== run 1 ==
==> flow/design.v (excerpt) <==
module alu_top (
    input             clk,
    input      [31:0] A,
    input      [31:0] B,
    input      [3:0]  ALU_Sel,
    output reg [31:0] ALU_Out,
    output reg        Carryout,
    output reg        Overflow
);
Size in the first run: roughly 4300 cells after synthesis, roughly 100 flip-flops.
export LEC_CHECK = 0
export CAP_MARGIN = 10
export CELL_PAD_IN_SITES_GLOBAL_PLACEMENT = 3
export CORE_MARGIN = 2
export CORE_UTILIZATION = 40
export CTS_CLUSTER_SIZE = 24
export HOLD_SLACK_MARGIN = 0.02
export MAX_ROUTING_LAYER = met4
export SLEW_MARGIN = 20
export TNS_END_PERCENT = 10
create_clock -name core_clock -period 8.07 [get_ports {clk}]
run.sh (not shown) runs the stock make flow with config.mk's settings and CLKGATE_MAP_FILE=.
What run 2 does differently from run 1 at the input level:
# run 1
export LEC_CHECK = 0
export CAP_MARGIN = 10
export CELL_PAD_IN_SITES_GLOBAL_PLACEMENT = 3
export CORE_MARGIN = 2
export CORE_UTILIZATION = 40
export CTS_CLUSTER_SIZE = 24
export HOLD_SLACK_MARGIN = 0.02
export MAX_ROUTING_LAYER = met4
export SLEW_MARGIN = 20
export TNS_END_PERCENT = 10
create_clock -name core_clock -period 8.07 [get_ports {clk}]
# run 2
export LEC_CHECK = 0
export ABC_AREA = 1
export CAP_MARGIN = 30
export CELL_PAD_IN_SITES_GLOBAL_PLACEMENT = 3
export CORE_ASPECT_RATIO = 1.3
export CORE_MARGIN = 2
export CORE_UTILIZATION = 40
export CTS_CLUSTER_SIZE = 24
export HOLD_SLACK_MARGIN = 0.02
export MAX_ROUTING_LAYER = met5
export SETUP_SLACK_MARGIN = 1.26
export SLEW_MARGIN = 0
export TNS_END_PERCENT = 100
create_clock -name core_clock -period 8.07 [get_ports {clk}]
- Setup slack in run 2 is larger than in run 1.
- Between run 1 and run 2, the worst hold slack across all endpoints does not differ in any meaningful way.
- Side by side, final-layout clock buffer total turned out lower in run 2 than in run 1.
- Of run 1 and run 2, the run reporting the lower sequential cell area was run 1.
- Changes observed in run 2 relative to run 1: synthesized cell count +1470, XOR/XNOR share of the synthesized area fell 1.6 points, placeable core region rose by about 8%, combined area of the multi-input logic cells went up 4.5%.
- On met3 wire length: run 2 sits above run 1.
The following lists how run 3 was set up differently from run 2:
# run 2
export LEC_CHECK = 0
export ABC_AREA = 1
export CAP_MARGIN = 30
export CELL_PAD_IN_SITES_GLOBAL_PLACEMENT = 3
export CORE_ASPECT_RATIO = 1.3
export CORE_MARGIN = 2
export CORE_UTILIZATION = 40
export CTS_CLUSTER_SIZE = 24
export HOLD_SLACK_MARGIN = 0.02
export MAX_ROUTING_LAYER = met5
export SETUP_SLACK_MARGIN = 1.26
export SLEW_MARGIN = 0
export TNS_END_PERCENT = 100
create_clock -name core_clock -period 8.07 [get_ports {clk}]
# run 3
export LEC_CHECK = 0
export CAP_MARGIN = 20
export CORE_MARGIN = 2
export CORE_UTILIZATION = 40
export GPL_ROUTABILITY_DRIVEN = 0
export MAX_ROUTING_LAYER = met4
export SLEW_MARGIN = 20
create_clock -name core_clock -period 9.0 [get_ports {clk}]
- Critical path depth: run 2 and run 3 compared, higher one is run 2
- Looking at highest routed metal layer, the met5 result is from run 2; the met4 one comes from run 3.
- Changes observed in run 3 relative to run 2: worst hold slack after final layout now sits higher; post-DP HPWL now sits lower; post-route worst setup slack now sits lower.
- NOTE: adder-cell share of the synthesized area in run 3 exceeds that of run 2
- Compared with run 2, run 3 shows a higher clock distribution area overhead in the final layout.
Input changes introduced in run 4 (baseline for comparison: run 3):
# run 3
export LEC_CHECK = 0
export CAP_MARGIN = 20
export CORE_MARGIN = 2
export CORE_UTILIZATION = 40
export GPL_ROUTABILITY_DRIVEN = 0
export MAX_ROUTING_LAYER = met4
export SLEW_MARGIN = 20
create_clock -name core_clock -period 9.0 [get_ports {clk}]
# run 4
export LEC_CHECK = 0
export CAP_MARGIN = 20
export CORE_MARGIN = 2
export CORE_UTILIZATION = 40
export SLEW_MARGIN = 20
create_clock -name core_clock -period 9.0 [get_ports {clk}]
==> results <==
- Looking at the reports, run 4 completed the entire flow and the layout it produced met the timing, design-rule and antenna checks.
- On fraction of area in multi-input gates, run 3 and run 4 are basically level.
- Lower global-route usage over all layers goes to run 4 over run 3.
- Between run 4 and run 3, it is run 4 whose clock slew seen by the registers of the worst setup and hold paths is lower, by 0.02 ns.
- Looking at length of the first detailed-routing pass in iterations across run 3 and run 4, the one that comes out lower is run 4.
